==> trial 95: inputs <==
Design CPU, start of the top module:
module CPU(
    input Clock,
    input Reset,
    input [15:0] Mem_Data,
	 input SerialValid,
	 input [15:0] SerialDataIn,
	 input [7:0] GamePad,
    output [15:0] Mem_Addr,
    output Mem_Write,
    output [15:0] Data_Out,
	 output [15:0] VGA_Start,
	 output [15:0] VGA_Row,
	 output SerialSend,
	 output SerialRead,
	 output [15:0] SerialDataOut
    );
	 wire [15:0] INS_TO_CPU;
	 wire [4:0] PSR_TO_CPU;
	 wire [3:0] OpCode;
	 wire [3:0] OpExt;
	 wire [3:0] RegIn;
	 wire [3:0] RegA;
	 wire [3:0] RegB;
	 wire [15:0] Immediate;
	 wire [7:0] PCImmediate;
	 wire [1:0] SelALU;
	 wire [15:0] A_to_Mux;
	 wire [15:0] A_to_ALU;
	 wire [15:0] B;
	 wire [15:0] S;
	 wire [15:0] PC_OUT;
	 wire [4:0] ALU_TO_PSR;
	 wire [15:0] Time;
	 CPU_Controller CPU_Control(Clock, Reset, INS_TO_CPU, PSR_TO_CPU, 
											GamePad, SerialDataIn, SerialValid, Time,
											OpCode, OpExt, RegWrite, RegIn, RegA, RegB, 
											Immediate, PCImmediate, SelALU, SelMEM, 
											Mem_Write, PCWrite, PCIncrement, 
											PCReset, IRReset, IRWrite, PSRReset, PSREnable,
											VGAS_R, VGAS_E, VGAR_R, VGAR_E,
											SerialSend, SerialRead);
	 RegFile2 rf(Clock, Reset, RegWrite, RegIn, RegA, RegB, S, A_to_Mux, B);
	 ALUmod brain(A_to_ALU, B, OpCode, S, OpExt, ALU_TO_PSR);
	 BusMux alu_mux(SelALU, Immediate, A_to_Mux, Mem_Data, PC_OUT, A_to_ALU);
	 Mux2 mem_mux(SelMEM, B, PC_OUT, Mem_Addr);
  ...
make LEC_CHECK=0 ABC_AREA=0 CAP_MARGIN=20 CELL_PAD_IN_SITES_GLOBAL_PLACEMENT=0 CORE_MARGIN=2 CORE_UTILIZATION=72 CTS_CLUSTER_DIAMETER=35 MAX_ROUTING_LAYER=met4 MIN_ROUTING_LAYER=met1 PLACE_DENSITY_LB_ADDON=0.26 SETUP_SLACK_MARGIN=1.16 SLEW_MARGIN=20 TNS_END_PERCENT=35 finish   # period 8.51 ns
run.sh (not shown) runs the stock make flow with config.mk's settings and CLKGATE_MAP_FILE=.
==> trial 11: changes against trial 95 <==
==> flow/config.mk (replaced) <==
export PLATFORM = sky130hd
export DESIGN_NAME = CPU
export DESIGN_NICKNAME = CPU
export VERILOG_FILES = /design/flow/design.v
export SDC_FILE = /design/flow/constraint.sdc
export NUM_CORES = 4
export LEC_CHECK = 0
export CAP_MARGIN = 20
export CORE_MARGIN = 2
export CORE_UTILIZATION = 40
export PLACE_DENSITY = 0.6
export SETUP_SLACK_MARGIN = 0.88
export SLEW_MARGIN = 20
==> flow/constraint.sdc (replaced) <==
create_clock -name core_clock -period 12.8 [get_ports {Clock}]
set_input_delay 2.5600 -clock core_clock [delete_from_list [all_inputs] [get_ports {Clock}]]
set_output_delay 2.5600 -clock core_clock [all_outputs]
set_load 0.01 [all_outputs]
==> results <==
quantity	trial 95	trial 11
Routability congestion estimate from global placement	1.36	1.07
Die x size	185 um	246 um
Die Height	185 um	246 um
Detail Placement HPWL	71.5 mm	81.3 mm
Post-CTS setup buffers	17	1
Outcome	aborted with a tool error	finished clean
Stage where the flow stopped	5_1_grt	-
Worst slack after detailed placement	-0.140 ns	0.742 ns
Post-placement cell count	3228	3440
Area of placed instances	26400 um2	25800 um2
Total die area	34100 um2	60700 um2
Simple-Gate Area Share	16.7%	16.7%
Total CTS buffers	57	43
Area of the core region	32400 um2	57900 um2
Site row count	66	88
Count of cells resized by post-cts repair	148	1
Fraction of the core area occupied by cells at floorplan	72.6%	40.6%

========
==> run a: inputs <==
CPU again, from the RTL that the note above started with.
clock: 11.0 ns
lec_check: 0
abc_area: 1
cap_margin: 0
cell_pad_in_sites_global_placement: 2
core_aspect_ratio: 0.71
core_margin: 2
core_utilization: 71
cts_cluster_diameter: 218
cts_cluster_size: 35
setup_slack_margin: 0.37
slew_margin: 20
tns_end_percent: 15
==> run b: changes against run a <==
==> flow/config.mk (replaced) <==
export PLATFORM = sky130hd
export DESIGN_NAME = CPU
export DESIGN_NICKNAME = CPU
export VERILOG_FILES = /design/flow/design.v
export SDC_FILE = /design/flow/constraint.sdc
export NUM_CORES = 4
export LEC_CHECK = 0
export CAP_MARGIN = 35
export CELL_PAD_IN_SITES_DETAIL_PLACEMENT = 2
export CORE_ASPECT_RATIO = 0.71
export CORE_MARGIN = 3
export CORE_UTILIZATION = 22
export GPL_TIMING_DRIVEN = 0
export PLACE_DENSITY = 0.52
export SLEW_MARGIN = 0
export TNS_END_PERCENT = 80
==> flow/constraint.sdc (replaced) <==
create_clock -name core_clock -period 7.28 [get_ports {Clock}]
set_input_delay 1.4560 -clock core_clock [delete_from_list [all_inputs] [get_ports {Clock}]]
set_output_delay 1.4560 -clock core_clock [all_outputs]
set_load 0.01 [all_outputs]
==> run c: changes against run a <==
==> flow/config.mk (replaced) <==
export PLATFORM = sky130hd
export DESIGN_NAME = CPU
export DESIGN_NICKNAME = CPU
export VERILOG_FILES = /design/flow/design.v
export SDC_FILE = /design/flow/constraint.sdc
export NUM_CORES = 4
export LEC_CHECK = 0
export ABC_AREA = 0
export CAP_MARGIN = 20
export CORE_MARGIN = 2
export CORE_UTILIZATION = 70
export CTS_CLUSTER_DIAMETER = 201
export CTS_CLUSTER_SIZE = 21
export SETUP_SLACK_MARGIN = 1.71
export SLEW_MARGIN = 20
==> flow/constraint.sdc (replaced) <==
create_clock -name core_clock -period 6.44 [get_ports {Clock}]
set_input_delay 1.2880 -clock core_clock [delete_from_list [all_inputs] [get_ports {Clock}]]
set_output_delay 1.2880 -clock core_clock [all_outputs]
set_load 0.01 [all_outputs]
==> run d: changes against run a <==
==> flow/config.mk (replaced) <==
export PLATFORM = sky130hd
export DESIGN_NAME = CPU
export DESIGN_NICKNAME = CPU
export VERILOG_FILES = /design/flow/design.v
export SDC_FILE = /design/flow/constraint.sdc
export NUM_CORES = 4
export LEC_CHECK = 0
export CAP_MARGIN = 15
export CELL_PAD_IN_SITES_DETAIL_PLACEMENT = 2
export CORE_MARGIN = 2
export CORE_UTILIZATION = 40
export CTS_CLUSTER_DIAMETER = 292
export CTS_CLUSTER_SIZE = 76
export GPL_ROUTABILITY_DRIVEN = 0
export GPL_TIMING_DRIVEN = 0
export HOLD_SLACK_MARGIN = -0.01
export MAX_ROUTING_LAYER = met4
export MIN_ROUTING_LAYER = met1
export PLACE_DENSITY_LB_ADDON = 0.28
export SETUP_SLACK_MARGIN = 0.26
export SLEW_MARGIN = 5
==> flow/constraint.sdc (replaced) <==
create_clock -name core_clock -period 13.0 [get_ports {Clock}]
set_input_delay 2.6000 -clock core_clock [delete_from_list [all_inputs] [get_ports {Clock}]]
set_output_delay 2.6000 -clock core_clock [all_outputs]
set_load 0.01 [all_outputs]
==> summary of the runs <==
Run d stopped in global routing (5_1_grt), error GRT-0116. Run c aborted during global routing (5_1_grt). Run a failed in global placement without I/O (3_1_place_gp_skip_io), error GPL-0301. Run b produced a layout that fails on negative setup slack.
The highest die size belongs to run b, the lowest to run a.
Between run c and run a, the lower area after synthesis is in run c (gap about 0.7%, measured against run a).
In synthesized cell count, run c and run d do not differ.
==> figures <==
metric	run c	run a	run d	run b
Outcome	stopped before the end	stopped before the end	stopped before the end	finished with violations
Failing step	global routing (5_1_grt)	global placement without I/O (3_1_place_gp_skip_io)	global routing (5_1_grt)	-
Violated checks	-	-	-	negative setup slack
H-tree depth reported by CTS	1	-	1	2
Pre-CTS setup slack	-1.48 ns	-	-3.15 ns	-4.57 ns
Chip Area, Yosys	23,500 um^2	23,700 um^2	23,500 um^2	23,500 um^2
AND-OR/OR-AND share of the synthesized area	27.1%	16.4%	27.1%	27.1%
Placed Instances	3,533	-	3,546	4,272
Site row count	67	56	88	100
CTS sink cnt	356	-	356	356
# resized after CTS	400	-	105	522
Synthesized instance count	2,645	3,481	2,645	2,645
Area fraction of the dominant cell type after synthesis	37.9%	37.7%	37.9%	37.9%
Number of nets in the synthesized netlist	2,773	3,609	2,773	2,773
Cell area after synthesis	23,500 um^2	23,700 um^2	23,500 um^2	23,500 um^2
Cell area reported after detailed placement	29,200 um^2	-	25,900 um^2	27,800 um^2
Synth top cell by count	dfrtp_1	nand2_1	dfrtp_1	dfrtp_1
Adder-cell share of the synthesized area	4.62%	4.59%	4.62%	4.62%
Register area share after synthesis	37.9%	37.7%	37.9%	37.9%
Proportion of synthesized area in mux cells	6.43%	0%	6.43%	6.43%
Synth Area per Inst	8.88 um^2	6.80 um^2	8.88 um^2	8.88 um^2
Full die area	35,000 um^2	34,800 um^2	60,700 um^2	111,000 um^2
Initial core utilization	70.6%	71.8%	40.6%	22.3%
Buffers inserted during post-CTS setup optimization	72	-	9	168

========
==> v22 <==
Starting RTL as in the previous note.
Settings: LEC_CHECK=0, ABC_AREA=0, CAP_MARGIN=20, CORE_MARGIN=2, CORE_UTILIZATION=70, CTS_CLUSTER_DIAMETER=201, CTS_CLUSTER_SIZE=74, PLACE_DENSITY_LB_ADDON=0.0, SETUP_SLACK_MARGIN=1.84, SLEW_MARGIN=20; clock period 6.44 ns.
==> v19: changes against v22 <==
ABC_AREA = 1   (was 0)
CAP_MARGIN = 10   (was 20)
CELL_PAD_IN_SITES_DETAIL_PLACEMENT = 1   (was unset)
CELL_PAD_IN_SITES_GLOBAL_PLACEMENT = 3   (was unset)
CORE_MARGIN = 9   (was 2)
CORE_UTILIZATION = 53   (was 70)
CTS_CLUSTER_DIAMETER = 51   (was 201)
CTS_CLUSTER_SIZE = unset   (was 74)
HOLD_SLACK_MARGIN = 0.02   (was unset)
MAX_ROUTING_LAYER = met4   (was unset)
MIN_ROUTING_LAYER = met1   (was unset)
PLACE_DENSITY_LB_ADDON = unset   (was 0.0)
SETUP_SLACK_MARGIN = unset   (was 1.84)
TNS_END_PERCENT = 35   (was unset)
==> flow/constraint.sdc (replaced) <==
create_clock -name core_clock -period 11.7 [get_ports {Clock}]
set_input_delay 2.3400 -clock core_clock [delete_from_list [all_inputs] [get_ports {Clock}]]
set_output_delay 2.3400 -clock core_clock [all_outputs]
set_load 0.01 [all_outputs]
==> results.yml <==
# generated from flow reports
status:
  status: "did not finish"
  lastStage: "global routing"
  tool.error: "[ERROR GRT-0116] Global routing finished with congestion. Check the congestion regions in the DRC Viewer."
placed_design:
  gp_congestion: 1.27
  place_area_mm2: 0.0292
yosys:
  synthTopLogicFamily: "AND-OR/OR-AND gates"
  postSynthAreaPerCell_um2: 8.88
  yosys_cells: 2645
  synth-simple-area-share_pct: 16.7
die:
  fp_util_pct: 70.6
grt:
  globalRouteOverflowTotal: 893
Source of the figures above: v22

==> results.yml <==
# generated from flow reports
status:
  tool.error: "[ERROR GPL-0301] Utilization 129.727 % exceeds 100%."
  lastStage: "global placement without I/O"
  status: "did not finish"
yosys:
  yosys_cells: 3481
  postSynthAreaPerCell_um2: 6.80
die:
  fp_util_pct: 54.3
Source of the figures above: v19


========
==> v17: inputs <==
CPU again, from the RTL that the note above started with.
## CPU
module CPU(
    input Clock,
    input Reset,
    input [15:0] Mem_Data,
	 input SerialValid,
	 input [15:0] SerialDataIn,
	 input [7:0] GamePad,
    output [15:0] Mem_Addr,
    output Mem_Write,
    output [15:0] Data_Out,
	 output [15:0] VGA_Start,
	 output [15:0] VGA_Row,
	 output SerialSend,
	 output SerialRead,
	 output [15:0] SerialDataOut
    );
==> flow/config.mk <==
export PLATFORM = sky130hd
export DESIGN_NAME = CPU
export DESIGN_NICKNAME = CPU
export VERILOG_FILES = /design/flow/design.v
export SDC_FILE = /design/flow/constraint.sdc
export NUM_CORES = 4
export LEC_CHECK = 0
export CAP_MARGIN = 20
export CORE_MARGIN = 2
export CORE_UTILIZATION = 65
export SETUP_SLACK_MARGIN = 0.9
export SLEW_MARGIN = 20
export TNS_END_PERCENT = 5
==> flow/constraint.sdc <==
create_clock -name core_clock -period 8.62 [get_ports {Clock}]
set_input_delay 1.7240 -clock core_clock [delete_from_list [all_inputs] [get_ports {Clock}]]
set_output_delay 1.7240 -clock core_clock [all_outputs]
set_load 0.01 [all_outputs]
==> v3 (differences from v17) <==
ABC_AREA = 1   (was unset)
CAP_MARGIN = 10   (was 20)
CELL_PAD_IN_SITES_GLOBAL_PLACEMENT = 3   (was unset)
CORE_MARGIN = 9   (was 2)
CORE_UTILIZATION = 21   (was 65)
CTS_CLUSTER_DIAMETER = 76   (was unset)
HOLD_SLACK_MARGIN = 0.02   (was unset)
MAX_ROUTING_LAYER = met4   (was unset)
MIN_ROUTING_LAYER = met1   (was unset)
SETUP_SLACK_MARGIN = unset   (was 0.9)
TNS_END_PERCENT = 35   (was 5)
==> flow/constraint.sdc (replaced) <==
create_clock -name core_clock -period 11.7 [get_ports {Clock}]
set_input_delay 2.3400 -clock core_clock [delete_from_list [all_inputs] [get_ports {Clock}]]
set_output_delay 2.3400 -clock core_clock [all_outputs]
set_load 0.01 [all_outputs]
==> notes <==
- v3 completed with no timing, DRC or antenna violations. v17 went through all stages and came out clean.
- Against v17, the core utilization of v3 is lower by 56 points.
- Design area: v17 is larger than v3 (about 0.7%).
- In first-iteration DRC count, v17 is at 3.3 times the value of v3.
- Between v3 and v17, the lower register-to-register slack is in v17 (gap 2400 ps).
==> figures <==
quantity                                            v3                          v17
Status                no timing/DRC/antenna violations  no timing/DRC/antenna violations
Destination of the worst hold path      timer.count[0]               timer.Time[15]
Routed wire length on met3                     4480 um                     19500 um
Count of antenna diodes in the layout                1                            8
Nature of the critical path startpoint   primary input                     register
RSZ-0062 raised after global routing                no                          yes
Multi-input combinational area share             43.9%                        47.9%
Start point of the critical path                 Reset  InstructionRegister.Out[10]
GR Layer Usage met3                              2.18%                        26.8%
Inserted Clock Buffers                              53                           38

========
==> v1 <==
Starting RTL as in the previous note.
export LEC_CHECK = 0
export CAP_MARGIN = 35
export CORE_MARGIN = 5
export CORE_UTILIZATION = 38
export MAX_ROUTING_LAYER = met4
export PLACE_DENSITY = 0.6
export SLEW_MARGIN = 15
create_clock -name core_clock -period 13.0 [get_ports {Clock}]
==> inputs of v14, as changes to v1 <==
--- a/flow/config.mk
+++ b/flow/config.mk
@@ -6,8 +6,12 @@
 export NUM_CORES = 4
 export LEC_CHECK = 0
 export CAP_MARGIN = 35
-export CORE_MARGIN = 5
-export CORE_UTILIZATION = 38
+export CELL_PAD_IN_SITES_DETAIL_PLACEMENT = 2
+export CORE_MARGIN = 4
+export CORE_UTILIZATION = 33
+export CTS_CLUSTER_DIAMETER = 172
+export CTS_CLUSTER_SIZE = 21
+export GPL_TIMING_DRIVEN = 0
 export MAX_ROUTING_LAYER = met4
-export PLACE_DENSITY = 0.6
+export PLACE_DENSITY_LB_ADDON = 0.16
 export SLEW_MARGIN = 15
==> flow/constraint.sdc (replaced) <==
create_clock -name core_clock -period 8.91 [get_ports {Clock}]
set_input_delay 1.7820 -clock core_clock [delete_from_list [all_inputs] [get_ports {Clock}]]
set_output_delay 1.7820 -clock core_clock [all_outputs]
set_load 0.01 [all_outputs]
==> inputs of v7, as changes to v1 <==
==> flow/config.mk (replaced) <==
export PLATFORM = sky130hd
export DESIGN_NAME = CPU
export DESIGN_NICKNAME = CPU
export VERILOG_FILES = /design/flow/design.v
export SDC_FILE = /design/flow/constraint.sdc
export NUM_CORES = 4
export LEC_CHECK = 0
export ABC_AREA = 0
export CAP_MARGIN = 20
export CELL_PAD_IN_SITES_GLOBAL_PLACEMENT = 0
export CORE_MARGIN = 2
export CORE_UTILIZATION = 66
export CTS_CLUSTER_DIAMETER = 29
export CTS_CLUSTER_SIZE = 85
export MAX_ROUTING_LAYER = met4
export MIN_ROUTING_LAYER = met1
export SETUP_SLACK_MARGIN = 1.16
export SLEW_MARGIN = 20
export TNS_END_PERCENT = 35
==> flow/constraint.sdc (replaced) <==
create_clock -name core_clock -period 7.09 [get_ports {Clock}]
set_input_delay 1.4180 -clock core_clock [delete_from_list [all_inputs] [get_ports {Clock}]]
set_output_delay 1.4180 -clock core_clock [all_outputs]
set_load 0.01 [all_outputs]
==> Changelog: implementation <==
### Physical design

- Outcome: did not finish
- Failed at: global routing (5_1_grt)
- Log Error: [ERROR GRT-0116] Global routing finished with congestion. Check the congestion regions in the DRC Viewer.
- Post-CTS setup buffer count: approximately 70
- Pre-CTS setup slack: -1.25 ns
- Met2 Track Usage GR: between 90 and 100%
- M3 GR Usage: 66.2%
- Fp_density: about two thirds
- Post-CTS resize count: between 300 and 400
- Dpl cell area: 0.0286 mm2
- Grt total ovfl: between 200 and 250
Source of the figures above: v7

==> Changelog: implementation <==
### Physical design

- Outcome: failed layout checks
- Blocking Checks: setup timing
- Met2 Track Usage GR: a little under two thirds
- Fp_density: 33.4%
- Total CTS buffers: 21
- Dpl cell area: approximately 0.027 mm2
- Final setup violation count: 8
- Post-CTS setup buffer count: approximately 93
- Final worst slack: -0.133 ns
- Pre-CTS setup slack: -4.55 ns
- M3 GR Usage: 8.27%
Source of the figures above: v14

==> Changelog: implementation <==
### Physical design

- M3 GR Usage: under 10%
- Pre-CTS setup slack: ~1.1 ns
- Dpl cell area: roughly 0.026 mm2
- Met2 Track Usage GR: between 50% and 60%
- Post-CTS setup buffer count: 0
- Grt total ovfl: 0
- Outcome: no timing/DRC/antenna violations
Source of the figures above: v1

